`flow/config.mk`:
```
export PLATFORM = sky130hd
export DESIGN_NAME = ALU
export DESIGN_NICKNAME = ALU
export VERILOG_FILES = /design/flow/design.v
export SDC_FILE = /design/flow/constraint.sdc
export NUM_CORES = 4
export LEC_CHECK = 0
export CAP_MARGIN = 20
export CELL_PAD_IN_SITES_DETAIL_PLACEMENT = 1
export CORE_ASPECT_RATIO = 0.54
export CORE_MARGIN = 2
export CORE_UTILIZATION = 39
export GPL_TIMING_DRIVEN = 0
export SLEW_MARGIN = 10
export TNS_END_PERCENT = 30
```
`flow/constraint.sdc`:
```
create_clock -name core_clock -period 7.35 [get_ports {clk}]
set_input_delay 1.4700 -clock core_clock [delete_from_list [all_inputs] [get_ports {clk}]]
set_output_delay 1.4700 -clock core_clock [all_outputs]
set_load 0.01 [all_outputs]
```
`flow/design.v`:
```
module ALU(
    clk,
    rst_n,
    valid,
    ready,
    mode,
    in_A,
    in_B,
    out
);
    input         clk, rst_n;
    input         valid;
    input  [1:0]  mode;  
    output        ready;
    input  [31:0] in_A, in_B;
    output [63:0] out;
    parameter IDLE = 3'd0;
    parameter MUL  = 3'd1;
    parameter DIV  = 3'd2;
    parameter AND  = 3'd3;
    parameter AVG  = 3'd4;
    parameter OUT  = 3'd5;
    reg  [ 2:0] state, state_nxt;
    reg  [ 4:0] counter, counter_nxt;
    reg  [64:0] shreg, shreg_nxt;  
    reg  [31:0] alu_in, alu_in_nxt;
    reg  [32:0] alu_out;
    reg         ready_;
    assign ready = ready_;
    assign out = shreg[63:0];
    always @(*) begin
        case(state)
            IDLE: begin
                if (valid) 
                    case (mode)
                        0 : state_nxt = MUL;
                        1 : state_nxt = DIV;
                        2 : state_nxt = AND;
                        3 : state_nxt = AVG;
                    endcase
                else state_nxt = IDLE;
            end
            MUL : state_nxt = (counter != 31) ? MUL : OUT;
            DIV : state_nxt = (counter != 31) ? DIV : OUT;
            AND : state_nxt = OUT;
            AVG : state_nxt = OUT;
            OUT : state_nxt = IDLE;
            default : state_nxt = IDLE;
        endcase
    end
    always @(*) begin
        if ((state == MUL) || (state == DIV)) counter_nxt = counter + 1; 
        else                                  counter_nxt = 0;
    end
    always @(*) begin
        case(state)
            IDLE: begin
                if (valid) alu_in_nxt = in_B;
                else       alu_in_nxt = 0;
            end
            OUT : alu_in_nxt = 0;
            default: alu_in_nxt = alu_in;
        endcase
    end
    always @(*) begin
        case (state)
            MUL : begin
                if (shreg[0]) alu_out = shreg[63:32] + alu_in;
                else          alu_out = shreg[63:32];
            end
            DIV : alu_out = shreg[64:32] - {1'b0, alu_in};
            AND : alu_out = shreg[31:0] & alu_in;
            AVG : alu_out = (shreg[31:0] + alu_in) >> 1;
            default alu_out = 0;
        endcase
    end
    always @(*) begin
        case (state)
            IDLE: begin
                if (valid) begin
                    shreg_nxt = {33'b0, in_A};
                    if (state_nxt == DIV) shreg_nxt = shreg_nxt << 1;                 
                end
                else shreg_nxt = 0;
            end
            MUL : shreg_nxt = {1'b0, alu_out, shreg[31:1]};
            DIV : begin
                if (shreg[64:32] < {1'b0, alu_in}) shreg_nxt = shreg << 1;
                else                      shreg_nxt = {alu_out[31:0], shreg[31:0], 1'b1};
                if (counter == 31) shreg_nxt = {1'b0, shreg_nxt[64:33], shreg_nxt[31:0]};
            end
            AND : shreg_nxt = {32'b0, alu_out};
            AVG : shreg_nxt = {32'b0, alu_out};
            OUT : shreg_nxt = 0;
            default : shreg_nxt = 0;
        endcase
    end
    always @(posedge clk or negedge rst_n) begin
        if (!rst_n) begin
            state   <= IDLE;
            counter <= 0;
            shreg   <= 0;
            alu_in  <= 0;
            ready_  <= 0;
        end
        else begin
            state   <= state_nxt;
            counter <= counter_nxt;
            shreg   <= shreg_nxt;
            alu_in  <= alu_in_nxt;
            ready_  <= (state_nxt == OUT) ? 1 : 0;
        end
    end
endmodule
```
`flow/run.sh`:
```
#!/bin/bash
# the make line also repeats each setting of config.mk as NAME=value (left out here)
make -C /OpenROAD-flow-scripts/flow DESIGN_CONFIG=/design/flow/config.mk WORK_HOME=/design/flow/orfs CLKGATE_MAP_FILE= finish
```
==> flow_metrics.py, run 1 <==
# Synthesis and PnR figures
metrics = {
    "run_status": {
        "status": "complete, no violations",
    },
    "clock_network": {
        "hold_buffers": 0,
        "cts_resized": 0,
        "path_clk_slew_ns": 0.09,
        "cts_buffers": 9,
        "post_cts_buffers": 0,
        "worstSkewPairLatency_ns": 0.40,
        "clockBufferDepth": 2,
        "cts-root-buf": "clkbuf_16",
        "cts_tree": "yes",
        "cts.htree.levels": 3,
        "cts_sinks": 109,
    },
    "min_path": {
        "whs_path_depth": 1,
        "hold_class": "register to register",
        "hp-start": "counter[0]",
        "hold_end": "counter[0]",
    },
    "drt": {
        "avgViaCountPerCell": 6.492,
        "wl_per_cell_um": 30.11,
        "drc": 0,
        "ant_nets": 0,
        "dr.first_iter.drc_count": 1541,
        "dr.pass1.iters": 8,
        "num_vias": 13670,
        "drt-total-wl_um": 63390,
    },
    "global_route": {
        "grt_pass1_vias": 13170,
        "grt_max_degree": 64,
        "grt_pass1_wl_um": 91350,
        "antenna_found_initial": 2,
        "grtUsageTotal_pct": 38.35,
        "grt-ovfl-total": 0,
    },
    "timing": {
        "maxSlewViolCount": 0,
        "min_period_ns": 5.698,
        "tightest_slew_ns": 1.070,
        "setup_viol": 0,
        "holdWs_ns": 0.4745,
        "fin_crit_sh_pct": 77.52,
        "fmax_ghz": 0.1755,
        "hold_viol": 0,
        "worst_clock_skew_ns": 0.01429,
        "fin_ws_ns": 1.652,
        "rsz0062_at_grt": "no",
        "max_slew_margin_pct": 27.66,
        "finalSetupTns_ns": 0,
    },
    "power_and_ir_drop": {
        "pwr-share-comb_pct": 73.3,
        "p_switching_w": 0.003831,
        "power_frac_seq_pct": 18.2,
        "power_frac_clock_pct": 8.5,
        "seq_power_w": 0.00118,
        "swShare_pct": 58.98,
        "power_top_consumer": "combinational logic",
        "p_leak_nw": 6.245,
        "vdd_drop_max_mv": 0.2523,
        "p_int_w": 0.002665,
        "power_density_mw_per_mm2": 450.6,
        "clk-power_w": 0.000551,
        "pg_comb_w": 0.00476,
    },
    "synth": {
        "synth-xor-area-share_pct": 4.589,
        "mux_area_share_pct": 6.218,
        "netlist_area_mm2": 0.01221,
        "avgSynthCellArea_um2": 7.952,
        "synth-seq-cells": 109,
        "ys_sh_aoi_pct": 29.92,
        "yosysWarnings": 1,
        "ys_cells": 1536,
        "ff_type": "dfrtp_1",
        "ys_types": 81,
        "yosysTopAreaCellShare_pct": 22.13,
        "synth-edff-count": 0,
        "yosysSeqAreaShare_pct": 22.34,
        "synthTopCellsByCount": "143 x nand2_1, 117 x a21oi_1, 115 x nor2_1",
        "syn_inst": 1536,
        "syn_nets": 1705,
        "yosysChipArea_mm2": 0.01221,
        "top_cell": "nand2_1",
        "topCombFamilyByArea": "AND-OR/OR-AND gates",
        "top_area_cell": "dfrtp_1",
        "yosys-top-cells-area": "dfrtp_1 22%, ha_1 9.9%, a21oi_1 4.8%",
        "ys_sh_adder_pct": 10.43,
        "async_reset_ff_share_pct": 100.0,
        "simple_gate_area_share_pct": 17.26,
    },
    "setup_path": {
        "crit_path_end": "shreg[42]",
        "critPathBufInv": 3,
        "regToRegSetupSlack_ns": 1.65,
        "worstPathArrival_ns": 5.98,
        "cpPeakStageDelay_ns": 0.68,
        "path_depth": 15,
        "crit_fanout": 10,
        "startpoint": "shreg[0]",
        "reg2reg_depth": 15,
        "path_cells": "clkbuf_1, buf_1, clkbuf_1, nand2_1, fa_1, nor2b_1, o31a_1, o211ai_1, nor2b_1, xnor2_1, a221oi_1, o21ai_0, mux2i_1, mux2i_1, a22o_1",
        "required_ns": 7.63,
        "crit_path_end_kind": "register",
        "cp_slowest_cell": "dfrtp_1",
        "cp_top_family": "buffers and inverters",
        "worst_setup_path_start_kind": "register",
        "r2r_start": "shreg[0]",
        "criticalPathCategory": "register to register",
        "r2r-end": "shreg[42]",
    },
    "die": {
        "die-area_mm2": 0.03282,
        "std_cell_rows": 47,
        "fp-utilization_pct": 39.79,
        "die_w_um": 244.8,
        "io_pins": 134,
        "die_h_um": 134.0,
        "coreArea_mm2": 0.03070,
    },
    "final_layout": {
        "nets": 1852,
        "synthToLayoutAreaGrowth_pct": 18.02,
        "final_cell_area_mm2": 0.01442,
        "final_util_pct": 46.96,
    },
    "placed_design": {
        "io_buffers": 133,
        "dpl_cell_area_mm2": 0.01409,
        "place_ws_ns": 1.938,
        "dp.final_hpwl_um": 52180,
        "globalplace.congestion": 0.9688,
    },
    "flow_run": {
        "maxCapViolations": 0,
        "warning_count": 58,
    },
}
==> through the flow <==
| stage | total power (W) | std cells |
|---|---|---|
| floorplan | 0.003773 | 1536 |
| global placement | 0.005555 | 2085 |
| detailed placement | 0.005624 | 2086 |
| CTS | 0.006194 | 2102 |
| global route | 0.006741 | 2104 |
| finish | 0.006495 | 2105 |
==> layer usage <==
layer	vias to the layer above	track usage, %	part of all wire (%)
met3	57	20.77	17
met4	6	5.352	1.0
met5	-	0	0.063
met1	6825	59.22	48
met2	807	45.15	34
li1	5970	-	-
==> layout make-up <==
type                    instances  area (um^2)
well taps                     416        520.5
diodes                          1        2.502
repair buffers                136         1379
flip-flops and latches        109         2729
multi-input cells            1194         8357
clock inverters                 7        73.82
inverters                      73        274.0
fillers                      3783        16280
plain buffers                 160        854.6
clock buffers                   9        225.2
==> run 2: changes to the inputs <==
CELL_PAD_IN_SITES_DETAIL_PLACEMENT = not set   (was 1)
CORE_ASPECT_RATIO = not set   (was 0.54)
CORE_UTILIZATION = 72   (was 39)
CTS_CLUSTER_DIAMETER = 353   (was not set)
CTS_CLUSTER_SIZE = 37   (was not set)
GPL_TIMING_DRIVEN = not set   (was 0)
SLEW_MARGIN = 20   (was 10)
TNS_END_PERCENT = not set   (was 30)
clock period = 6.04 ns   (was 7.35 ns; I/O delays follow)
==> run 2 against run 1 <==
  * Clock skew grew 0.0020 ns
  * Final cell count shrank 16%
  * Critical path depth shrank 4
  * Maximum frequency grew 25%
  * Via count shrank 0.65%
  * Non-clock buffer count shrank 140
  * Clock-buffer cell count is the same
  * Highest routed layer is now met4
==> flow_metrics.py, run 2 <==
# Synthesis and PnR figures
metrics = {
    "clock_network": {
        "cts-root-buf": "clkbuf_16",
        "post_cts_buffers": 0,
        "cts_tree": "yes",
        "path_clk_slew_ns": 0.09,
        "hold_buffers": 0,
        "cts_buffers": 9,
        "cts_sinks": 109,
        "worstSkewPairLatency_ns": 0.38,
        "cts.htree.levels": 3,
        "cts_resized": 0,
        "clockBufferDepth": 2,
    },
    "power_and_ir_drop": {
        "vdd_drop_max_mv": 0.2702,
        "p_switching_w": 0.003736,
        "seq_power_w": 0.00126,
        "power_density_mw_per_mm2": 513.1,
        "pwr-share-comb_pct": 71.9,
        "clk-power_w": 0.000687,
        "finalPower_w": 0.006935,
        "power_frac_seq_pct": 18.2,
        "power_frac_clock_pct": 9.9,
        "power_top_consumer": "combinational logic",
        "swShare_pct": 53.87,
        "p_int_w": 0.003199,
        "pg_comb_w": 0.00498,
        "p_leak_nw": 5.899,
    },
    "drt": {
        "wl_per_cell_um": 25.51,
        "drt-total-wl_um": 45100,
        "ant_nets": 0,
        "num_vias": 13580,
        "antenna-diode-count": 0,
        "drc": 0,
        "dr.pass1.iters": 11,
        "avgViaCountPerCell": 7.679,
        "dr.first_iter.drc_count": 2496,
    },
    "min_path": {
        "hold_end": "counter[0]",
        "hold_class": "register to register",
        "whs_path_depth": 1,
        "hp-start": "counter[0]",
    },
    "die": {
        "fp-utilization_pct": 73.65,
        "die_h_um": 134.2,
        "coreArea_mm2": 0.01658,
        "std_cell_rows": 47,
        "io_pins": 134,
        "die_w_um": 134.2,
        "die-area_mm2": 0.01802,
    },
    "setup_path": {
        "cpPeakStageDelay_ns": 0.85,
        "startpoint": "shreg[36]",
        "critPathBufInv": 0,
        "cp_top_family": "AND-OR/OR-AND gates",
        "reg2reg_depth": 11,
        "crit_path_end_kind": "register",
        "path_depth": 11,
        "cp_slowest_cell": "a2111oi_2",
        "required_ns": 6.31,
        "worst_setup_path_start_kind": "register",
        "worstPathArrival_ns": 4.84,
        "criticalPathCategory": "register to register",
        "cp_common_cell": "a211oi_1",
        "crit_path_end": "shreg[63]",
        "r2r_start": "shreg[36]",
        "path_cells": "ha_1, nor2_1, a211oi_1, a2111oi_2, a211oi_1, nor4_2, a31oi_1, o41ai_1, xor2_1, a211oi_1, a221o_1",
        "crit_fanout": 11,
        "r2r-end": "shreg[63]",
        "regToRegSetupSlack_ns": 1.47,
    },
    "synth": {
        "synthTopCellsByCount": "143 x nand2_1, 117 x a21oi_1, 115 x nor2_1",
        "synth-edff-count": 0,
        "syn_inst": 1536,
        "mux_area_share_pct": 6.218,
        "netlist_area_mm2": 0.01221,
        "yosys-top-cells-area": "dfrtp_1 22%, ha_1 9.9%, a21oi_1 4.8%",
        "topCombFamilyByArea": "AND-OR/OR-AND gates",
        "ys_types": 81,
        "top_area_cell": "dfrtp_1",
        "yosysSeqAreaShare_pct": 22.34,
        "syn_nets": 1705,
        "yosysWarnings": 1,
        "yosysTopAreaCellShare_pct": 22.13,
        "synth-seq-cells": 109,
        "top_cell": "nand2_1",
        "yosysChipArea_mm2": 0.01221,
        "simple_gate_area_share_pct": 17.26,
        "ff_type": "dfrtp_1",
        "ys_sh_aoi_pct": 29.92,
        "ys_cells": 1536,
        "ys_sh_adder_pct": 10.43,
        "async_reset_ff_share_pct": 100.0,
        "avgSynthCellArea_um2": 7.952,
        "synth-xor-area-share_pct": 4.589,
    },
    "timing": {
        "hold_viol": 0,
        "tightest_slew_ns": 1.105,
        "fmax_ghz": 0.2190,
        "finalSetupTns_ns": 0,
        "min_period_ns": 4.565,
        "fin_ws_ns": 1.475,
        "max_slew_margin_pct": 26.05,
        "maxSlewViolCount": 0,
        "fin_crit_sh_pct": 75.59,
        "setup_viol": 0,
        "worst_clock_skew_ns": 0.01632,
        "rsz0062_at_grt": "no",
    },
    "placed_design": {
        "globalplace.congestion": 1.088,
        "dpl_cell_area_mm2": 0.01315,
        "dp.final_hpwl_um": 32990,
        "io_buffers": 133,
        "place_ws_ns": 1.652,
    },
    "final_layout": {
        "final_util_pct": 81.50,
        "nets": 1712,
        "synthToLayoutAreaGrowth_pct": 10.65,
        "final_cell_area_mm2": 0.01352,
        "layout.filler_cells": 1156,
    },
    "global_route": {
        "grtUsageTotal_pct": 49.14,
        "grt_pass1_vias": 12640,
        "grt-ovfl-total": 0,
        "grt_pass1_wl_um": 69170,
        "antenna_found_initial": 1,
        "grt_max_degree": 73,
    },
    "flow_run": {
        "maxCapViolations": 0,
        "warning_count": 60,
    },
    "run_status": {
        "status": "complete, no violations",
    },
}
## run 2: layout make-up
class / count / area [um^2] / area share [%]
clock inverters: 7 / 112.6 / 0.8332
multi-input cells: 1194 / 8376 / 61.97
inverters: 73 / 274.0 / 2.027
clock buffers: 9 / 225.2 / 1.666
flip-flops and latches: 109 / 2731 / 20.21
repair buffers: 156 / 1521 / 11.26
well taps: 220 / 275.3 / 2.037
## run 2: stage by stage
stage / cells / hold WS, ns
after floorplan: 1536 / 0.4331
after global placement: 1751 / 0.4522
after detailed placement: 1751 / 0.5040
after CTS: 1767 / 0.5158
after global routing: 1768 / 0.5208
final: 1768 / 0.5082
## run 2: layer usage
| layer | GRT usage (%) | vias up | part of all wire, % |
|---|---|---|---|
| li1 | - | 5692 | - |
| met1 | 62.48 | 6222 | 35 |
| met2 | 73.36 | 1334 | 42 |
| met3 | 15.76 | 328 | 16 |
| met4 | 28.60 | 0 | 6.9 |
| met5 | 0 | - | 0 |
==> run 3: changes to the inputs <==
CELL_PAD_IN_SITES_DETAIL_PLACEMENT = 0   (was not set)
CELL_PAD_IN_SITES_GLOBAL_PLACEMENT = 1   (was not set)
CORE_MARGIN = 5   (was 2)
CORE_UTILIZATION = 16   (was 72)
CTS_CLUSTER_DIAMETER = not set   (was 353)
CTS_CLUSTER_SIZE = not set   (was 37)
GPL_ROUTABILITY_DRIVEN = 1   (was not set)
MAX_ROUTING_LAYER = met5   (was not set)
MIN_ROUTING_LAYER = met1   (was not set)
SETUP_SLACK_MARGIN = -0.49   (was not set)
clock period = 5.22 ns   (was 6.04 ns; I/O delays follow)
==> run 3 against run 2 <==
  * Synthesized cell count unchanged
  * Critical endpoint is now shreg[22]
  * Power up 19%
  * Largest cell class unchanged
  * Still clean on timing, DRC and antenna
  * Critical path depth unchanged
  * Worst hold slack worse by 0.045 ns
  * Clock power up 12%
  * Cell area up 7.7%
  * Via count down 6.7%
  * Register-to-register slack worse by 0.57 ns
  * Largest power group unchanged
  * Synthesized area unchanged
  * Maximum frequency up 5.7%
  * Sequential power up 17%
==> flow_metrics.py, run 3 <==
# Synthesis and PnR figures
metrics = {
    "timing": {
        "holdWs_ns": 0.4630,
        "tightest_slew_ns": 0.8817,
        "fmax_ghz": 0.2315,
        "min_period_ns": 4.320,
        "setup_viol": 0,
        "hold_viol": 0,
        "rsz0062_at_grt": "no",
        "fin_crit_sh_pct": 82.76,
        "worst_clock_skew_ns": 0.01207,
        "finalSetupTns_ns": 0,
        "maxSlewViolCount": 0,
        "fin_ws_ns": 0.8997,
        "max_slew_margin_pct": 40.60,
    },
    "drt": {
        "num_vias": 12670,
        "dr.pass1.iters": 8,
        "avgViaCountPerCell": 4.982,
        "antenna-diode-count": 0,
        "ant_nets": 0,
        "drc": 0,
        "dr.first_iter.drc_count": 1184,
        "wl_per_cell_um": 23.04,
        "drt-total-wl_um": 58600,
    },
    "clock_network": {
        "cts_sinks": 109,
        "cts_resized": 0,
        "cts_tree": "yes",
        "worstSkewPairLatency_ns": 0.39,
        "hold_buffers": 0,
        "cts_buffers": 9,
        "path_clk_slew_ns": 0.08,
        "post_cts_buffers": 0,
        "clockBufferDepth": 2,
        "cts.htree.levels": 3,
        "cts-root-buf": "clkbuf_16",
    },
    "setup_path": {
        "cp_common_cell": "ha_1",
        "cp_top_family": "simple AND/OR/NAND/NOR gates",
        "r2r_start": "counter[0]",
        "regToRegSetupSlack_ns": 0.90,
        "crit_fanout": 33,
        "worst_setup_path_start_kind": "register",
        "worstPathArrival_ns": 4.53,
        "crit_path_end": "shreg[22]",
        "r2r-end": "shreg[22]",
        "startpoint": "counter[0]",
        "path_depth": 11,
        "cp_slowest_cell": "inv_1",
        "path_cells": "ha_1, and3_1, ha_1, inv_1, nor2_1, or4_1, nor3_2, buf_4, mux2_2, a222oi_1, o21ai_0",
        "reg2reg_depth": 11,
        "crit_path_end_kind": "register",
        "cpPeakStageDelay_ns": 0.57,
        "critPathBufInv": 2,
        "criticalPathCategory": "register to register",
        "required_ns": 5.43,
    },
    "die": {
        "std_cell_rows": 101,
        "die_h_um": 286.3,
        "die-area_mm2": 0.08196,
        "fp-utilization_pct": 16.11,
        "die_w_um": 286.3,
        "io_pins": 134,
        "coreArea_mm2": 0.07582,
    },
    "min_path": {
        "hp-start": "counter[0]",
        "hold_end": "counter[0]",
        "whs_path_depth": 1,
        "hold_class": "register to register",
    },
    "synth": {
        "netlist_area_mm2": 0.01221,
        "ys_cells": 1536,
        "yosysTopAreaCellShare_pct": 22.13,
        "synth-seq-cells": 109,
        "top_area_cell": "dfrtp_1",
        "ys_sh_adder_pct": 10.43,
        "ys_types": 81,
        "simple_gate_area_share_pct": 17.26,
        "async_reset_ff_share_pct": 100.0,
        "ff_type": "dfrtp_1",
        "syn_inst": 1536,
        "ys_sh_aoi_pct": 29.92,
        "synth-xor-area-share_pct": 4.589,
        "avgSynthCellArea_um2": 7.952,
        "yosysSeqAreaShare_pct": 22.34,
        "top_cell": "nand2_1",
        "mux_area_share_pct": 6.218,
        "synthTopCellsByCount": "143 x nand2_1, 117 x a21oi_1, 115 x nor2_1",
        "synth-edff-count": 0,
        "syn_nets": 1705,
        "yosys-top-cells-area": "dfrtp_1 22%, ha_1 9.9%, a21oi_1 4.8%",
        "yosysChipArea_mm2": 0.01221,
        "yosysWarnings": 1,
        "topCombFamilyByArea": "AND-OR/OR-AND gates",
    },
    "power_and_ir_drop": {
        "p_leak_nw": 5.960,
        "power_frac_clock_pct": 9.4,
        "pwr-share-comb_pct": 72.7,
        "seq_power_w": 0.00148,
        "p_int_w": 0.003748,
        "pg_comb_w": 0.00600,
        "p_switching_w": 0.004509,
        "clk-power_w": 0.000772,
        "swShare_pct": 54.61,
        "power_frac_seq_pct": 17.9,
        "power_top_consumer": "combinational logic",
        "vdd_drop_max_mv": 0.3149,
        "power_density_mw_per_mm2": 567.4,
    },
    "global_route": {
        "grt_max_degree": 62,
        "grt-ovfl-total": 0,
        "grt_pass1_vias": 12060,
        "grtUsageTotal_pct": 13.56,
        "grt_pass1_wl_um": 84250,
        "antenna_found_initial": 3,
    },
    "final_layout": {
        "flop_area_mm2": 0.002731,
        "final_cell_area_mm2": 0.01455,
        "logic_area_mm2": 0.008376,
        "synthToLayoutAreaGrowth_pct": 19.14,
        "nets": 1729,
        "final_util_pct": 19.19,
        "layout.filler_cells": 8467,
    },
    "flow_run": {
        "maxCapViolations": 0,
        "warning_count": 58,
    },
    "run_status": {
        "status": "complete, no violations",
    },
    "placed_design": {
        "dpl_cell_area_mm2": 0.01425,
        "globalplace.congestion": 0.9017,
        "io_buffers": 133,
        "place_ws_ns": 0.9971,
        "dp.final_hpwl_um": 46560,
    },
}
## run 3: per-stage QoR
step | total power, W | cells
after floorplan | 0.005313 | 1536
after global placement | 0.007429 | 2527
after detailed placement | 0.007363 | 2527
after CTS | 0.008188 | 2543
after global routing | 0.008778 | 2543
final | 0.008257 | 2543
## run 3: area by class of cell
class | count | area share [%]
Clock buffer | 13 | 1.788
Sequential cell | 109 | 18.77
Inverter | 73 | 1.883
Clock inverter | 3 | 0.3095
Multi-Input combinational cell | 1194 | 57.56
Tap cell | 978 | 8.409
Timing Repair Buffer | 173 | 11.28
## run 3: metal layers
metal	track usage [%]	wire, um	up-vias
met5	0	7	-
met4	4.315	1684	2
met3	2.280	4025	79
met2	21.67	26200	576
met1	18.67	26680	6279
li1	-	-	5734
==> run 4: changes to the inputs <==
CAP_MARGIN = 5   (was 20)
CELL_PAD_IN_SITES_DETAIL_PLACEMENT = not set   (was 0)
CELL_PAD_IN_SITES_GLOBAL_PLACEMENT = not set   (was 1)
CORE_MARGIN = 2   (was 5)
CORE_UTILIZATION = 67   (was 16)
GPL_ROUTABILITY_DRIVEN = not set   (was 1)
GPL_TIMING_DRIVEN = 1   (was not set)
HOLD_SLACK_MARGIN = -0.08   (was not set)
MAX_ROUTING_LAYER = not set   (was met5)
SETUP_SLACK_MARGIN = -0.16   (was -0.49)
clock period = 3.01 ns   (was 5.22 ns; I/O delays follow)
==> run 4 against run 3 <==
  * The run now fails in clock tree synthesis (4_1_cts)
  * Die size shrank 76%
  * Synthesized area is the same
  * Synthesized cell count is the same
==> flow_metrics.py, run 4 <==
# Generated from Yosys and OpenROAD reports
metrics = {
    "placed_design": {
        "dp.final_hpwl_um": 41830,
        "dpl.cell_count": 2163,
        "dpl_cell_area_mm2": 0.01632,
        "place_ws_ns": -0.6790,
        "io_buffers": 133,
        "globalplace.congestion": 1.128,
    },
    "synth": {
        "synth-edff-count": 0,
        "mux_area_share_pct": 6.218,
        "avgSynthCellArea_um2": 7.952,
        "netlist_area_mm2": 0.01221,
        "synth-xor-area-share_pct": 4.589,
        "ys_sh_adder_pct": 10.43,
        "yosys-top-cells-area": "dfrtp_1 22%, ha_1 9.9%, a21oi_1 4.8%",
        "yosysChipArea_mm2": 0.01221,
        "ys_sh_aoi_pct": 29.92,
        "topCombFamilyByArea": "AND-OR/OR-AND gates",
        "syn_nets": 1705,
        "top_area_cell": "dfrtp_1",
        "top_cell": "nand2_1",
        "yosysTopAreaCellShare_pct": 22.13,
        "ys_cells": 1536,
        "async_reset_ff_share_pct": 100.0,
        "ff_type": "dfrtp_1",
        "yosysSeqAreaShare_pct": 22.34,
        "synthTopCellsByCount": "143 x nand2_1, 117 x a21oi_1, 115 x nor2_1",
        "yosysWarnings": 1,
        "syn_inst": 1536,
        "synth-seq-cells": 109,
        "simple_gate_area_share_pct": 17.26,
        "ys_types": 81,
    },
    "die": {
        "io_pins": 134,
        "std_cell_rows": 49,
        "coreArea_mm2": 0.01790,
        "die_w_um": 139.0,
        "die-area_mm2": 0.01933,
        "die_h_um": 139.0,
        "fp-utilization_pct": 68.23,
    },
    "run_status": {
        "firstError": "[ERROR DPL-0038] Utilization greater than 100%, impossible to legalize",
        "status": "did not finish",
        "lastStage": "clock tree synthesis (4_1_cts)",
    },
}
-- run 4: through the flow --
step                      power (W)  TNS (ns)
after floorplan            0.009308    -5.620
after global placement      0.01485    -18.85
after detailed placement    0.01545    -26.69
==> run 5: changes to the inputs <==
CAP_MARGIN = 20   (was 5)
CORE_UTILIZATION = 40   (was 67)
GPL_TIMING_DRIVEN = not set   (was 1)
HOLD_SLACK_MARGIN = not set   (was -0.08)
MIN_ROUTING_LAYER = not set   (was met1)
SETUP_SLACK_MARGIN = not set   (was -0.16)
clock period = 5.54 ns   (was 3.01 ns; I/O delays follow)
==> run 5 against run 4 <==
  * Now clean on timing, DRC and antenna
  * Synthesized area unchanged
  * Die size up 65%
  * Synthesized cell count unchanged
==> flow_metrics.py, run 5 <==
# Synthesis and PnR figures
metrics = {
    "synth": {
        "yosysSeqAreaShare_pct": 22.34,
        "ys_sh_adder_pct": 10.43,
        "simple_gate_area_share_pct": 17.26,
        "synth-xor-area-share_pct": 4.589,
        "netlist_area_mm2": 0.01221,
        "ys_cells": 1536,
        "ys_sh_aoi_pct": 29.92,
        "top_cell": "nand2_1",
        "synthTopCellsByCount": "143 x nand2_1, 117 x a21oi_1, 115 x nor2_1",
        "topCombFamilyByArea": "AND-OR/OR-AND gates",
        "ff_type": "dfrtp_1",
        "syn_inst": 1536,
        "ys_types": 81,
        "yosysTopAreaCellShare_pct": 22.13,
        "syn_nets": 1705,
        "yosysChipArea_mm2": 0.01221,
        "mux_area_share_pct": 6.218,
        "top_area_cell": "dfrtp_1",
        "yosysWarnings": 1,
        "synth-seq-cells": 109,
        "avgSynthCellArea_um2": 7.952,
        "async_reset_ff_share_pct": 100.0,
        "yosys-top-cells-area": "dfrtp_1 22%, ha_1 9.9%, a21oi_1 4.8%",
        "synth-edff-count": 0,
    },
    "timing": {
        "tightest_slew_ns": 0.9795,
        "holdWs_ns": 0.4725,
        "hold_viol": 0,
        "min_period_ns": 4.381,
        "max_slew_margin_pct": 34.11,
        "setup_viol": 0,
        "worst_clock_skew_ns": 0.01933,
        "maxSlewViolCount": 0,
        "rsz0062_at_grt": "no",
        "fin_crit_sh_pct": 79.09,
        "fmax_ghz": 0.2282,
        "finalSetupTns_ns": 0,
    },
    "drt": {
        "dr.first_iter.drc_count": 1694,
        "ant_nets": 0,
        "wl_per_cell_um": 25.16,
        "avgViaCountPerCell": 6.522,
        "antenna-diode-count": 0,
        "num_vias": 12670,
        "drc": 0,
        "dr.pass1.iters": 12,
        "drt-total-wl_um": 48870,
    },
    "setup_path": {
        "reg2reg_depth": 13,
        "worst_setup_path_start_kind": "register",
        "crit_path_end": "shreg[61]",
        "r2r-end": "shreg[61]",
        "startpoint": "alu_in[23]",
        "regToRegSetupSlack_ns": 1.16,
        "path_depth": 13,
        "crit_path_end_kind": "register",
        "worstPathArrival_ns": 4.69,
        "r2r_start": "alu_in[23]",
        "cp_common_cell": "inv_1",
        "cp_slowest_cell": "ha_1",
        "criticalPathCategory": "register to register",
        "crit_fanout": 17,
        "path_cells": "inv_1, ha_1, inv_1, nor3_1, nand3_1, a21oi_1, a311oi_1, buf_4, o31ai_1, o41ai_1, or4_4, or3_1, o211ai_2",
        "required_ns": 5.85,
        "critPathBufInv": 3,
        "cpPeakStageDelay_ns": 0.63,
        "cp_top_family": "simple AND/OR/NAND/NOR gates",
    },
    "die": {
        "die_h_um": 178.7,
        "die-area_mm2": 0.03195,
        "coreArea_mm2": 0.02987,
        "std_cell_rows": 63,
        "io_pins": 134,
        "fp-utilization_pct": 40.88,
        "die_w_um": 178.7,
    },
    "global_route": {
        "grt-ovfl-total": 0,
        "grt_pass1_wl_um": 73300,
        "grt_max_degree": 74,
        "antenna_found_initial": 1,
        "grtUsageTotal_pct": 30.43,
        "grt_pass1_vias": 11840,
    },
    "placed_design": {
        "globalplace.congestion": 0.9652,
        "dpl.cell_count": 1925,
        "dp.final_hpwl_um": 36660,
        "io_buffers": 133,
    },
    "clock_network": {
        "path_clk_slew_ns": 0.09,
        "worstSkewPairLatency_ns": 0.38,
        "cts_sinks": 109,
        "cts_buffers": 9,
        "clockBufferDepth": 2,
        "post_cts_buffers": 0,
        "cts_resized": 0,
        "hold_buffers": 0,
        "cts.htree.levels": 3,
        "cts-root-buf": "clkbuf_16",
        "cts_tree": "yes",
    },
    "power_and_ir_drop": {
        "power_top_consumer": "combinational logic",
        "pwr-share-comb_pct": 72.5,
        "seq_power_w": 0.00139,
        "pg_comb_w": 0.00541,
        "power_density_mw_per_mm2": 544.7,
        "clk-power_w": 0.000658,
        "power_frac_seq_pct": 18.7,
        "swShare_pct": 54.40,
        "p_int_w": 0.003402,
        "p_leak_nw": 5.888,
        "p_switching_w": 0.004059,
        "power_frac_clock_pct": 8.8,
        "vdd_drop_max_mv": 0.2820,
    },
    "final_layout": {
        "nets": 1716,
        "layout.cells.non_filler": 1942,
        "synthToLayoutAreaGrowth_pct": 12.15,
        "layout.filler_cells": 2996,
    },
    "min_path": {
        "whs_path_depth": 1,
        "hp-start": "counter[0]",
        "hold_end": "counter[0]",
        "hold_class": "register to register",
    },
    "flow_run": {
        "maxCapViolations": 0,
        "warning_count": 58,
    },
    "run_status": {
        "status": "complete, no violations",
    },
}
-- run 5: stage by stage --
step,cell area [um^2],power (W),setup slack (ns),util [%]
6_report,13700,0.007462,1.159,45.85
5_1_grt,13700,0.007943,0.9121,45.85
4_1_cts,13670,0.007288,1.282,45.76
3_5_place_dp,13390,0.006597,1.306,44.83
3_3_place_gp,13390,0.006606,1.286,44.83
2_1_floorplan,12210,0.005006,1.757,-
-- run 5: cell type report --
cell class,instances,area [um^2],area share (%)
clock buffers,11,232.7,1.699
inverters,73,274.0,2.000
flip-flops and latches,109,2731,19.94
clock inverters,5,45.04,0.3288
repair buffers,160,1551,11.33
multi-input cells,1194,8376,61.14
well taps,390,488.0,3.562
-- run 5: per-layer routing --
metal | track usage [%] | up-vias | routed length, um
met5 | 0 | - | 0
met4 | 8.469 | 0 | 1272
met3 | 5.534 | 85 | 4891
met2 | 43.98 | 736 | 20130
met1 | 45.81 | 6148 | 22570
li1 | - | 5697 | -
==> run 6: changes to the inputs <==
ABC_AREA = 1   (was not set)
CORE_UTILIZATION = 25   (was 40)
CTS_CLUSTER_DIAMETER = 388   (was not set)
CTS_CLUSTER_SIZE = 56   (was not set)
GPL_ROUTABILITY_DRIVEN = 0   (was not set)
PLACE_DENSITY_LB_ADDON = 0.13   (was not set)
SETUP_SLACK_MARGIN = 0.5   (was not set)
clock period = 10.0 ns   (was 5.54 ns; I/O delays follow)
==> run 6 against run 5 <==
  * Setup slack improved by 3.6 ns
  * Worst hold slack got worse by 0.0040 ns
  * Final cell count increased by 70%
  * Die size increased by 88%
  * Register-to-register slack improved by 5.3 ns
  * Sequential power decreased by 47%
  * Clock power decreased by 37%
  * Clock-buffer cell count decreased by 2
  * Synthesized area increased by 19%
  * Global-route usage decreased by 8.8 points
  * Flip-flop count unchanged
  * Via count increased by 25%
  * Critical endpoint is now shreg[23]
==> flow_metrics.py, run 6 <==
# Synthesis and PnR figures
metrics = {
    "timing": {
        "tightest_slew_ns": 0.9083,
        "holdWs_ns": 0.4684,
        "fin_ws_ns": 4.746,
        "rsz0062_at_grt": "no",
        "max_slew_margin_pct": 39.45,
        "maxSlewViolCount": 0,
        "worst_clock_skew_ns": 0.01952,
        "fin_crit_sh_pct": 52.54,
        "finalSetupTns_ns": 0,
        "hold_viol": 0,
        "fmax_ghz": 0.1903,
        "min_period_ns": 5.254,
        "setup_viol": 0,
    },
    "placed_design": {
        "io_buffers": 133,
        "place_ws_ns": 4.383,
        "dpl.cell_count": 3281,
        "dp.final_hpwl_um": 53520,
    },
    "power_and_ir_drop": {
        "seq_power_w": 0.000743,
        "pg_comb_w": 0.00296,
        "power_top_consumer": "combinational logic",
        "p_int_w": 0.001602,
        "vdd_drop_max_mv": 0.1199,
        "p_switching_w": 0.002520,
        "clk-power_w": 0.000417,
        "swShare_pct": 61.14,
        "pwr-share-comb_pct": 71.9,
        "power_density_mw_per_mm2": 253.9,
        "power_frac_clock_pct": 10.1,
        "p_leak_nw": 8.591,
        "power_frac_seq_pct": 18.0,
    },
    "setup_path": {
        "startpoint": "valid",
        "r2r-end": "shreg[23]",
        "r2r_start": "state[0]",
        "path_depth": 11,
        "criticalPathCategory": "input pin to register",
        "critPathBufInv": 3,
        "worstPathArrival_ns": 5.56,
        "worst_setup_path_start_kind": "input pin",
        "cp_slowest_cell": "clkinv_2",
        "crit_fanout": 49,
        "crit_path_end": "shreg[23]",
        "cp_top_family": "buffers and inverters",
        "cpPeakStageDelay_ns": 0.87,
        "regToRegSetupSlack_ns": 6.42,
        "reg2reg_depth": 10,
        "path_cells": "clkdlybuf4s50_1, nand2_2, clkinv_2, nand2_1, nor2_1, nor2_2, nand3_4, inv_4, or2_0, o21ai_1, o2111ai_1",
        "crit_path_end_kind": "register",
        "required_ns": 10.31,
    },
    "clock_network": {
        "worstSkewPairLatency_ns": 0.41,
        "cts.htree.levels": 3,
        "cts-root-buf": "clkbuf_16",
        "cts_tree": "yes",
        "post_cts_buffers": 0,
        "cts_resized": 0,
        "hold_buffers": 0,
        "cts_sinks": 109,
        "cts_buffers": 9,
        "path_clk_slew_ns": 0.10,
        "clockBufferDepth": 2,
    },
    "die": {
        "fp-utilization_pct": 25.23,
        "std_cell_rows": 88,
        "die_w_um": 245.1,
        "io_pins": 134,
        "coreArea_mm2": 0.05759,
        "die_h_um": 245.1,
        "die-area_mm2": 0.06005,
    },
    "synth": {
        "syn_inst": 2530,
        "ys_sh_adder_pct": 8.768,
        "async_reset_ff_share_pct": 100.0,
        "syn_nets": 2699,
        "top_area_cell": "nand2_1",
        "synth-edff-count": 0,
        "yosys-top-cells-area": "nand2_1 22%, dfrtp_1 19%, inv_1 10%",
        "top_cell": "nand2_1",
        "ys_cells": 2530,
        "simple_gate_area_share_pct": 40.52,
        "ys_sh_aoi_pct": 13.53,
        "ys_types": 53,
        "netlist_area_mm2": 0.01453,
        "synthTopCellsByCount": "867 x nand2_1, 406 x inv_1, 259 x nand3_1",
        "avgSynthCellArea_um2": 5.742,
        "ff_type": "dfrtp_1",
        "yosysWarnings": 1,
        "yosysChipArea_mm2": 0.01453,
        "synth-xor-area-share_pct": 0.6029,
        "topCombFamilyByArea": "simple AND/OR/NAND/NOR gates",
        "yosysSeqAreaShare_pct": 18.78,
        "mux_area_share_pct": 0,
        "synth-seq-cells": 109,
        "yosysTopAreaCellShare_pct": 22.40,
    },
    "global_route": {
        "antenna_found_initial": 2,
        "grt_pass1_wl_um": 97080,
        "grtUsageTotal_pct": 21.67,
        "grt_max_degree": 60,
        "grt-ovfl-total": 0,
        "grt_pass1_vias": 15620,
    },
    "final_layout": {
        "synthToLayoutAreaGrowth_pct": 11.75,
        "nets": 2698,
        "layout.cells.non_filler": 3299,
        "final_util_pct": 28.19,
        "layout.filler_cells": 6605,
    },
    "drt": {
        "met1_length_um": 31530,
        "antenna-diode-count": 0,
        "dr.first_iter.drc_count": 1333,
        "avgViaCountPerCell": 4.814,
        "ant_nets": 0,
        "wl_met3_um": 3476,
        "num_vias": 15880,
        "dr_wl_met2_um": 28200,
        "drt-total-wl_um": 64840,
        "wl_per_cell_um": 19.65,
        "routed.top_layer": "met5",
        "drc": 0,
        "dr.pass1.iters": 5,
    },
    "min_path": {
        "hold_end": "counter[0]",
        "hold_class": "register to register",
        "hp-start": "counter[0]",
        "whs_path_depth": 1,
    },
    "flow_run": {
        "maxCapViolations": 0,
        "warning_count": 58,
    },
    "run_status": {
        "status": "complete, no violations",
    },
}
run 6: routing by layer:
layer	vias to the layer above	GRT usage [%]
met3	72	3.444
met5	-	0
met4	4	6.169
met2	437	34.14
li1	7938	-
met1	7430	30.33
run 6: cell type report:
class | instances | area, um^2 | area share, %
Multi-Input combinational cell | 1849 | 9216 | 56.77
Sequential cell | 109 | 2731 | 16.82
Inverter | 415 | 1569 | 9.665
Timing Repair Buffer | 145 | 1444 | 8.894
Tap cell | 765 | 957.2 | 5.896
Clock buffer | 9 | 225.2 | 1.387
Clock inverter | 7 | 91.34 | 0.5626
run 6: stage by stage:
step / total power, W / area [um^2]
2_1_floorplan: 0.002813 / 14530
3_3_place_gp: 0.003661 / 15880
3_5_place_dp: 0.003655 / 15880
4_1_cts: 0.004089 / 16190
5_1_grt: 0.004486 / 16230
6_report: 0.004122 / 16230
==> run 7: changes to the inputs <==
ABC_AREA = not set   (was 1)
CORE_UTILIZATION = 69   (was 25)
CTS_CLUSTER_DIAMETER = 357   (was 388)
CTS_CLUSTER_SIZE = 35   (was 56)
GPL_ROUTABILITY_DRIVEN = not set   (was 0)
PLACE_DENSITY_LB_ADDON = not set   (was 0.13)
SETUP_SLACK_MARGIN = -0.32   (was 0.5)
clock period = 3.3 ns   (was 10.0 ns; I/O delays follow)
==> run 7 against run 6 <==
  * The run now fails in global routing (5_1_grt)
  * Die size down 69%
  * Synthesized area down 16%
  * Synthesized cell count down 39%
==> flow_metrics.py, run 7 <==
# Generated from Yosys and OpenROAD reports
metrics = {
    "run_status": {
        "status": "did not finish",
        "lastStage": "global routing (5_1_grt)",
        "firstError": "[ERROR GRT-0232] Routing congestion too high. Check the congestion heatmap in the GUI.",
    },
    "global_route": {
        "grt-ovfl-total": 1303,
        "grtUsageTotal_pct": 99.49,
    },
    "synth": {
        "yosysSeqAreaShare_pct": 22.34,
        "top_area_cell": "dfrtp_1",
        "ys_types": 81,
        "avgSynthCellArea_um2": 7.952,
        "netlist_area_mm2": 0.01221,
        "synth-seq-cells": 109,
        "yosysWarnings": 1,
        "mux_area_share_pct": 6.218,
        "ys_sh_adder_pct": 10.43,
        "ys_sh_aoi_pct": 29.92,
        "yosysTopAreaCellShare_pct": 22.13,
        "ys_cells": 1536,
        "yosys-top-cells-area": "dfrtp_1 22%, ha_1 9.9%, a21oi_1 4.8%",
        "synth-edff-count": 0,
        "yosysChipArea_mm2": 0.01221,
        "syn_inst": 1536,
        "top_cell": "nand2_1",
        "async_reset_ff_share_pct": 100.0,
        "ff_type": "dfrtp_1",
        "topCombFamilyByArea": "AND-OR/OR-AND gates",
        "simple_gate_area_share_pct": 17.26,
        "synth-xor-area-share_pct": 4.589,
        "synthTopCellsByCount": "143 x nand2_1, 117 x a21oi_1, 115 x nor2_1",
        "syn_nets": 1705,
    },
    "clock_network": {
        "cts_buffers": 9,
        "cts.htree.levels": 3,
        "cts-root-buf": "clkbuf_16",
        "cts_sinks": 109,
        "clockBufferDepth": 2,
    },
    "die": {
        "fp-utilization_pct": 70.62,
        "die_h_um": 137.0,
        "std_cell_rows": 48,
        "io_pins": 134,
        "coreArea_mm2": 0.01730,
        "die-area_mm2": 0.01878,
        "die_w_um": 137.0,
    },
    "placed_design": {
        "dpl_cell_area_mm2": 0.01582,
        "dp.final_hpwl_um": 40010,
        "globalplace.congestion": 1.122,
        "dpl.cell_count": 2102,
        "io_buffers": 133,
    },
}
## run 7: per-stage QoR
stage | setup TNS [ns] | worst slack (ns)
after floorplan | -6.880 | -0.2847
after CTS | -9.634 | -0.3158
after detailed placement | -8.191 | -0.4159
after global placement | -3.406 | -0.2450
## run 7: what timing repair did
action / CTS
buffers inserted: 3
pin swaps: 1
gates resized: 19
hold buffers: 0
endpoints found under the setup margin: 28
cloned: 0
## run 7: per-layer routing
layer | GRT overflow | global-route usage [%]
met1 | 39 | 88.53
met2 | 901 | 123.5
met4 | 323 | 112.6
met5 | 4 | 66.94
met3 | 36 | 80.74
==> run 8: changes to the inputs <==
ABC_AREA = 1   (was not set)
CELL_PAD_IN_SITES_GLOBAL_PLACEMENT = 1   (was not set)
CORE_UTILIZATION = 27   (was 69)
CTS_CLUSTER_DIAMETER = 275   (was 357)
CTS_CLUSTER_SIZE = 90   (was 35)
GPL_TIMING_DRIVEN = 0   (was not set)
HOLD_SLACK_MARGIN = 0.22   (was not set)
MAX_ROUTING_LAYER = met4   (was not set)
MIN_ROUTING_LAYER = met1   (was not set)
SETUP_SLACK_MARGIN = not set   (was -0.32)
SLEW_MARGIN = 5   (was 20)
TNS_END_PERCENT = 90   (was not set)
clock period = 10.0 ns   (was 3.3 ns; I/O delays follow)
==> run 8 against run 7 <==
  * Now clean on timing, DRC and antenna
  * Synthesized area increased by 19%
  * Die size went up to 3.0 times the previous value
  * Synthesized cell count up 65%
==> flow_metrics.py, run 8 <==
# Synthesis and PnR figures
metrics = {
    "run_status": {
        "status": "complete, no violations",
    },
    "placed_design": {
        "dp.final_hpwl_um": 64280,
        "globalplace.congestion": 0.9829,
        "io_buffers": 133,
    },
    "global_route": {
        "grt-ovfl-total": 0,
        "antenna_found_initial": 0,
        "grtUsageTotal_pct": 27.87,
        "grt_max_degree": 75,
        "grt_pass1_wl_um": 109600,
        "grt_pass1_vias": 16380,
    },
    "synth": {
        "yosysWarnings": 1,
        "synth-xor-area-share_pct": 0.6029,
        "ys_sh_adder_pct": 8.768,
        "mux_area_share_pct": 0,
        "netlist_area_mm2": 0.01453,
        "synthTopCellsByCount": "867 x nand2_1, 406 x inv_1, 259 x nand3_1",
        "yosysSeqAreaShare_pct": 18.78,
        "avgSynthCellArea_um2": 5.742,
        "ys_sh_aoi_pct": 13.53,
        "synth-seq-cells": 109,
        "syn_nets": 2699,
        "async_reset_ff_share_pct": 100.0,
        "simple_gate_area_share_pct": 40.52,
        "syn_inst": 2530,
        "ff_type": "dfrtp_1",
        "top_area_cell": "nand2_1",
        "top_cell": "nand2_1",
        "yosys-top-cells-area": "nand2_1 22%, dfrtp_1 19%, inv_1 10%",
        "yosysChipArea_mm2": 0.01453,
        "yosysTopAreaCellShare_pct": 22.40,
        "ys_cells": 2530,
        "synth-edff-count": 0,
        "ys_types": 53,
        "topCombFamilyByArea": "simple AND/OR/NAND/NOR gates",
    },
    "clock_network": {
        "clockBufferDepth": 2,
        "worstSkewPairLatency_ns": 0.41,
        "cts_buffers": 9,
        "post_cts_buffers": 0,
        "hold_buffers": 0,
        "cts_resized": 0,
        "path_clk_slew_ns": 0.09,
        "cts-root-buf": "clkbuf_16",
        "cts_tree": "yes",
        "cts.htree.levels": 3,
        "cts_sinks": 109,
    },
    "drt": {
        "ant_nets": 0,
        "wl_per_cell_um": 22.50,
        "dr.pass1.iters": 6,
        "avgViaCountPerCell": 4.979,
        "drc": 0,
        "antenna-diode-count": 0,
        "dr.first_iter.drc_count": 1621,
        "num_vias": 16820,
        "drt-total-wl_um": 76020,
    },
    "timing": {
        "min_period_ns": 4.305,
        "finalSetupTns_ns": 0,
        "maxSlewViolCount": 0,
        "worst_clock_skew_ns": 0.01639,
        "setup_viol": 0,
        "hold_viol": 0,
        "rsz0062_at_grt": "no",
        "max_slew_margin_pct": 25.97,
        "tightest_slew_ns": 1.110,
        "fin_crit_sh_pct": 43.05,
        "fmax_ghz": 0.2323,
    },
    "final_layout": {
        "flop_area_mm2": 0.002729,
        "logic_area_mm2": 0.009214,
        "layout.filler_cells": 6077,
        "synthToLayoutAreaGrowth_pct": 17.59,
        "nets": 2846,
    },
    "setup_path": {
        "worstPathArrival_ns": 4.58,
        "regToRegSetupSlack_ns": 6.78,
        "crit_fanout": 10,
        "cp_slowest_cell": "clkdlybuf4s50_1",
        "worst_setup_path_start_kind": "input pin",
        "required_ns": 10.28,
        "crit_path_end": "shreg[7]",
        "startpoint": "valid",
        "path_cells": "clkdlybuf4s50_1, nand2_2, nor2_4, inv_1, nor2_1, or2_4, nand3_4, clkbuf_1, o21ai_0, nand4_1",
        "cp_top_family": "simple AND/OR/NAND/NOR gates",
        "criticalPathCategory": "input pin to register",
        "cpPeakStageDelay_ns": 0.49,
        "r2r_start": "shreg[32]",
        "r2r-end": "shreg[14]",
        "crit_path_end_kind": "register",
        "critPathBufInv": 3,
        "path_depth": 10,
        "reg2reg_depth": 14,
    },
    "power_and_ir_drop": {
        "finalPower_w": 0.004498,
        "vdd_drop_max_mv": 0.1489,
        "pg_comb_w": 0.00334,
        "p_leak_nw": 9.173,
        "power_top_consumer": "combinational logic",
        "p_switching_w": 0.002711,
        "pwr-share-comb_pct": 74.3,
        "power_density_mw_per_mm2": 263.3,
        "power_frac_clock_pct": 9.1,
        "clk-power_w": 0.000408,
        "seq_power_w": 0.000748,
        "power_frac_seq_pct": 16.6,
        "p_int_w": 0.001787,
        "swShare_pct": 60.27,
    },
    "die": {
        "die_w_um": 236.0,
        "coreArea_mm2": 0.05350,
        "die-area_mm2": 0.05568,
        "std_cell_rows": 85,
        "fp-utilization_pct": 27.16,
        "die_h_um": 236.0,
        "io_pins": 134,
    },
    "min_path": {
        "hold_end": "counter[0]",
        "hold_class": "register to register",
        "whs_path_depth": 1,
        "hp-start": "counter[0]",
    },
    "flow_run": {
        "warning_count": 58,
        "maxCapViolations": 0,
    },
}
[run 8: per-stage QoR]
step           util, %  cells  instance area [um^2]  hold WS (ns)  setup WS (ns)
2_1_floorplan        -   2530                 14530        0.4331          6.718
3_3_place_gp     31.27   3359                 16730        0.4524          1.985
3_5_place_dp     31.38   3362                 16790        0.4580          5.262
4_1_cts          31.93   3378                 17080        0.4705          5.698
5_1_grt          31.93   3378                 17080        0.4886          5.610
6_report         31.93   3378                 17080        0.4684          5.695
[run 8: layout make-up]
| type | instances | area share (%) |
|---|---|---|
| buffer | 157 | 5.955 |
| clock buffer | 10 | 1.399 |
| clock inverter | 6 | 0.3223 |
| inverter | 415 | 9.177 |
| multi-input combinational | 1849 | 53.94 |
| sequential | 109 | 15.97 |
| tap | 696 | 5.098 |
| timing repair buffer | 136 | 8.137 |
[run 8: routing by layer]
layer  GRT usage [%]  vias to the layer above  share of wire [%]
met5               -                        -                  0
met4           7.933                        0                3.0
met3           2.598                      102                5.0
met2           44.60                      591                 46
met1           37.40                     7899                 46
li1                -                     8227                  -
==> run 9: changes to the inputs <==
CELL_PAD_IN_SITES_GLOBAL_PLACEMENT = not set   (was 1)
CORE_UTILIZATION = 72   (was 27)
CTS_CLUSTER_DIAMETER = 399   (was 275)
CTS_CLUSTER_SIZE = 98   (was 90)
GPL_TIMING_DRIVEN = not set   (was 0)
HOLD_SLACK_MARGIN = not set   (was 0.22)
MAX_ROUTING_LAYER = not set   (was met4)
MIN_ROUTING_LAYER = not set   (was met1)
PLACE_DENSITY = 0.39   (was not set)
SLEW_MARGIN = 20   (was 5)
TNS_END_PERCENT = 10   (was 90)
clock period = 4.83 ns   (was 10.0 ns; I/O delays follow)
==> run 9 against run 8 <==
  * Synthesized area did not move
  * Critical path depth is 2 higher
  * Global-route usage grew 20 points
  * Largest cell class unchanged
  * Cell area decreased by 8.9%
  * Flip-flop count unchanged
  * Final cell count is 17% lower
  * Synthesized cell count unchanged
  * Clock power grew 100%
==> flow_metrics.py, run 9 <==
# Synthesis and PnR figures
metrics = {
    "drt": {
        "drc": 0,
        "ant_nets": 0,
        "avgViaCountPerCell": 6.185,
        "dr.pass1.iters": 10,
        "num_vias": 17330,
        "dr.first_iter.drc_count": 3191,
        "wl_per_cell_um": 18.55,
        "drt-total-wl_um": 51960,
    },
    "power_and_ir_drop": {
        "p_switching_w": 0.005059,
        "swShare_pct": 60.50,
        "power_frac_seq_pct": 17.9,
        "power_top_consumer": "combinational logic",
        "seq_power_w": 0.00150,
        "vdd_drop_max_mv": 0.3154,
        "finalPower_w": 0.008362,
        "power_frac_clock_pct": 9.9,
        "pwr-share-comb_pct": 72.2,
        "pg_comb_w": 0.00604,
        "p_int_w": 0.003303,
        "power_density_mw_per_mm2": 537.1,
        "clk-power_w": 0.000825,
        "p_leak_nw": 8.576,
    },
    "die": {
        "die_h_um": 146.0,
        "die_w_um": 146.0,
        "fp-utilization_pct": 73.92,
        "die-area_mm2": 0.02133,
        "std_cell_rows": 51,
        "coreArea_mm2": 0.01965,
        "io_pins": 134,
    },
    "setup_path": {
        "criticalPathCategory": "register to register",
        "cp_slowest_cell": "dfrtp_1",
        "cpPeakStageDelay_ns": 1.02,
        "r2r-end": "shreg[36]",
        "cp_common_cell": "nand2_1",
        "critPathBufInv": 3,
        "path_cells": "inv_4, nand2_4, nor2_2, buf_4, inv_2, nor2_1, a21oi_1, nand2_1, o21ai_2, nand2_1, nand3_1, o21ai_1",
        "cp_top_family": "flip-flops",
        "r2r_start": "state[1]",
        "crit_fanout": 33,
        "crit_path_end": "shreg[36]",
        "startpoint": "state[1]",
        "reg2reg_depth": 12,
        "worst_setup_path_start_kind": "register",
        "path_depth": 12,
        "crit_path_end_kind": "register",
        "worstPathArrival_ns": 3.65,
        "regToRegSetupSlack_ns": 1.44,
        "required_ns": 5.09,
    },
    "synth": {
        "simple_gate_area_share_pct": 40.52,
        "topCombFamilyByArea": "simple AND/OR/NAND/NOR gates",
        "yosysSeqAreaShare_pct": 18.78,
        "async_reset_ff_share_pct": 100.0,
        "synth-xor-area-share_pct": 0.6029,
        "synth-edff-count": 0,
        "synthTopCellsByCount": "867 x nand2_1, 406 x inv_1, 259 x nand3_1",
        "avgSynthCellArea_um2": 5.742,
        "yosysChipArea_mm2": 0.01453,
        "syn_nets": 2699,
        "yosysTopAreaCellShare_pct": 22.40,
        "ys_types": 53,
        "syn_inst": 2530,
        "top_cell": "nand2_1",
        "netlist_area_mm2": 0.01453,
        "top_area_cell": "nand2_1",
        "ys_sh_adder_pct": 8.768,
        "mux_area_share_pct": 0,
        "synth-seq-cells": 109,
        "ys_sh_aoi_pct": 13.53,
        "yosysWarnings": 1,
        "ff_type": "dfrtp_1",
        "yosys-top-cells-area": "nand2_1 22%, dfrtp_1 19%, inv_1 10%",
        "ys_cells": 2530,
    },
    "clock_network": {
        "clockBufferDepth": 2,
        "cts_resized": 0,
        "cts.htree.levels": 3,
        "path_clk_slew_ns": 0.10,
        "cts_buffers": 9,
        "post_cts_buffers": 0,
        "worstSkewPairLatency_ns": 0.39,
        "cts_tree": "yes",
        "hold_buffers": 0,
        "cts-root-buf": "clkbuf_16",
        "cts_sinks": 109,
    },
    "final_layout": {
        "nets": 2698,
        "final_util_pct": 79.21,
        "synthToLayoutAreaGrowth_pct": 7.166,
        "layout.filler_cells": 1622,
    },
    "flow_run": {
        "maxCapViolations": 0,
        "warning_count": 60,
    },
    "placed_design": {
        "place_ws_ns": 1.329,
        "io_buffers": 133,
        "dp.final_hpwl_um": 40790,
        "globalplace.congestion": 1.110,
    },
    "global_route": {
        "grt_pass1_vias": 15640,
        "grt_max_degree": 60,
        "grt-ovfl-total": 0,
        "antenna_found_initial": 1,
        "grtUsageTotal_pct": 47.54,
        "grt_pass1_wl_um": 80410,
    },
    "timing": {
        "worst_clock_skew_ns": 0.01896,
        "holdWs_ns": 0.4103,
        "fin_ws_ns": 1.437,
        "min_period_ns": 3.393,
        "tightest_slew_ns": 1.026,
        "setup_viol": 0,
        "max_slew_margin_pct": 31.55,
        "rsz0062_at_grt": "no",
        "finalSetupTns_ns": 0,
        "hold_viol": 0,
        "fin_crit_sh_pct": 70.24,
        "maxSlewViolCount": 0,
        "fmax_ghz": 0.2948,
    },
    "min_path": {
        "hold_class": "input pin to async pin",
    },
    "run_status": {
        "status": "complete, no violations",
    },
}
==> run 9: through the flow <==
| step | instances | cell area [um^2] |
|---|---|---|
| after floorplan | 2530 | 14530 |
| after global placement | 2783 | 15270 |
| after detailed placement | 2783 | 15270 |
| after CTS | 2799 | 15560 |
| after global routing | 2799 | 15560 |
| final | 2801 | 15570 |
==> run 9: layout make-up <==
class	count	area [um^2]	share of cell area [%]
antenna	2	5.005	0.03215
clock buffer	9	225.2	1.447
clock inverter	7	72.57	0.4661
inverter	415	1568	10.07
multi-input combinational	1849	9216	59.20
sequential	109	2731	17.54
tap	265	331.6	2.130
timing repair buffer	145	1419	9.114
==> run 9: layer usage <==
layer / part of all wire [%] / up-vias / GRT usage [%]
met4: 5.6 / 0 / 21.31
met1: 37 / 7741 / 63.09
met3: 17 / 263 / 15.88
met5: 0 / - / 0
met2: 41 / 1389 / 70.54
li1: - / 7932 / -
==> run 10: changes to the inputs <==
ABC_AREA = not set   (was 1)
CAP_MARGIN = 30   (was 20)
CORE_UTILIZATION = 67   (was 72)
CTS_CLUSTER_DIAMETER = not set   (was 399)
CTS_CLUSTER_SIZE = not set   (was 98)
GPL_TIMING_DRIVEN = 1   (was not set)
MIN_ROUTING_LAYER = met1   (was not set)
PLACE_DENSITY = not set   (was 0.39)
SETUP_SLACK_MARGIN = 0.63   (was not set)
TNS_END_PERCENT = not set   (was 10)
clock period = 5.1 ns   (was 4.83 ns; I/O delays follow)
==> run 10 against run 9 <==
  * Sequential power hardly changed
  * Power down 2.5%
  * Synthesized cell count decreased by 39%
  * Worst hold slack gained 0.099 ns
  * Non-clock buffer count rose by 19
  * Maximum frequency is 24% lower
  * Cell area down 13%
  * Clock-buffer cell count unchanged
  * Critical path type unchanged
  * Largest cell class unchanged
  * Highest routed layer unchanged
==> flow_metrics.py, run 10 <==
# Synthesis and PnR figures
metrics = {
    "run_status": {
        "status": "complete, no violations",
    },
    "global_route": {
        "grt-ovfl-total": 0,
        "grtUsageTotal_pct": 45.84,
        "antenna_found_initial": 0,
        "grt_max_degree": 62,
        "grt_pass1_vias": 12530,
        "grt_pass1_wl_um": 70060,
    },
    "placed_design": {
        "io_buffers": 133,
        "dp.final_hpwl_um": 34430,
        "globalplace.congestion": 1.088,
    },
    "power_and_ir_drop": {
        "power_density_mw_per_mm2": 599.9,
        "swShare_pct": 53.96,
        "p_int_w": 0.003752,
        "power_frac_clock_pct": 9.3,
        "pwr-share-comb_pct": 72.1,
        "power_top_consumer": "combinational logic",
        "vdd_drop_max_mv": 0.3637,
        "power_frac_seq_pct": 18.7,
        "p_leak_nw": 5.926,
        "p_switching_w": 0.004397,
        "seq_power_w": 0.00152,
        "pg_comb_w": 0.00587,
        "clk-power_w": 0.000755,
        "finalPower_w": 0.008150,
    },
    "min_path": {
        "hp-start": "counter[0]",
        "hold_end": "counter[0]",
        "hold_class": "register to register",
        "whs_path_depth": 1,
    },
    "die": {
        "fp-utilization_pct": 68.23,
        "die-area_mm2": 0.01933,
        "die_h_um": 139.0,
        "coreArea_mm2": 0.01790,
        "io_pins": 134,
        "die_w_um": 139.0,
        "std_cell_rows": 49,
    },
    "synth": {
        "synth-edff-count": 0,
        "top_area_cell": "dfrtp_1",
        "ys_cells": 1536,
        "netlist_area_mm2": 0.01221,
        "yosysTopAreaCellShare_pct": 22.13,
        "syn_inst": 1536,
        "yosysWarnings": 1,
        "async_reset_ff_share_pct": 100.0,
        "mux_area_share_pct": 6.218,
        "top_cell": "nand2_1",
        "avgSynthCellArea_um2": 7.952,
        "ys_sh_aoi_pct": 29.92,
        "synth-seq-cells": 109,
        "yosysChipArea_mm2": 0.01221,
        "yosys-top-cells-area": "dfrtp_1 22%, ha_1 9.9%, a21oi_1 4.8%",
        "simple_gate_area_share_pct": 17.26,
        "syn_nets": 1705,
        "synthTopCellsByCount": "143 x nand2_1, 117 x a21oi_1, 115 x nor2_1",
        "topCombFamilyByArea": "AND-OR/OR-AND gates",
        "ys_sh_adder_pct": 10.43,
        "ys_types": 81,
        "synth-xor-area-share_pct": 4.589,
        "yosysSeqAreaShare_pct": 22.34,
        "ff_type": "dfrtp_1",
    },
    "setup_path": {
        "cp_common_cell": "a211oi_1",
        "worst_setup_path_start_kind": "register",
        "criticalPathCategory": "register to register",
        "critPathBufInv": 2,
        "required_ns": 5.36,
        "crit_path_end": "shreg[63]",
        "startpoint": "alu_in[10]",
        "r2r-end": "shreg[63]",
        "worstPathArrival_ns": 4.71,
        "path_cells": "inv_1, ha_1, nor3_1, o211ai_1, nand2_1, a211oi_1, buf_4, nor4_2, a31oi_1, o41ai_1, xor2_1, a211oi_1, a221o_1",
        "crit_fanout": 11,
        "crit_path_end_kind": "register",
        "cp_slowest_cell": "nor3_1",
        "cp_top_family": "AND-OR/OR-AND gates",
        "cpPeakStageDelay_ns": 0.63,
        "path_depth": 13,
        "reg2reg_depth": 13,
        "regToRegSetupSlack_ns": 0.65,
        "r2r_start": "alu_in[10]",
    },
    "timing": {
        "setup_viol": 0,
        "rsz0062_at_grt": "yes",
        "fin_crit_sh_pct": 87.19,
        "finalSetupTns_ns": 0,
        "holdWs_ns": 0.5094,
        "tightest_slew_ns": 0.9239,
        "min_period_ns": 4.446,
        "max_slew_margin_pct": 36.81,
        "fmax_ghz": 0.2249,
        "maxSlewViolCount": 0,
        "hold_viol": 0,
        "worst_clock_skew_ns": 0.01852,
    },
    "clock_network": {
        "cts_buffers": 9,
        "clockBufferDepth": 2,
        "cts_sinks": 109,
        "cts.htree.levels": 3,
        "cts-root-buf": "clkbuf_16",
        "path_clk_slew_ns": 0.09,
        "cts_tree": "yes",
        "worstSkewPairLatency_ns": 0.38,
        "post_cts_buffers": 0,
    },
    "drt": {
        "wl_per_cell_um": 25.58,
        "num_vias": 13270,
        "drt-total-wl_um": 45670,
        "dr.pass1.iters": 12,
        "antenna-diode-count": 0,
        "drc": 0,
        "avgViaCountPerCell": 7.436,
        "dr.first_iter.drc_count": 2154,
        "ant_nets": 0,
    },
    "final_layout": {
        "nets": 1720,
        "synthToLayoutAreaGrowth_pct": 11.23,
    },
    "flow_run": {
        "warning_count": 61,
        "maxCapViolations": 0,
    },
}
run 10: repair_timing:
action	CTS	global route
hold buffers	0	0
setup endpoints to repair	0	8
resized	0	4
run 10: cell type report:
cell class | instances | area, um^2
inverter | 73 | 274.0
timing repair buffer | 164 | 1574
multi-input combinational | 1194 | 8401
fill | 1344 | 4317
sequential | 109 | 2731
tap | 229 | 286.5
clock inverter | 7 | 93.84
clock buffer | 9 | 225.2
run 10: per-stage QoR:
stage | util, % | worst slack [ns] | cell area (um^2) | cells
2_1_floorplan | - | 1.317 | 12210 | 1536
3_3_place_gp | 73.97 | 1.002 | 13240 | 1769
3_5_place_dp | 73.97 | 0.8784 | 13240 | 1769
4_1_cts | 75.75 | 0.8326 | 13560 | 1785
6_report | 75.89 | 0.6535 | 13590 | 1785
5_1_grt | 75.89 | 0.6210 | 13590 | 1785
run 10: layer usage:
metal	wire (um)	GRT usage, %	vias up	share of wire [%]
met5	0	0	-	0
met4	2713	23.71	0	5.9
met3	6979	12.71	249	15
met2	19240	68.16	1186	42
met1	16730	61.11	6138	37
li1	-	-	5700	-
Power and IR drop assume default switching activity.
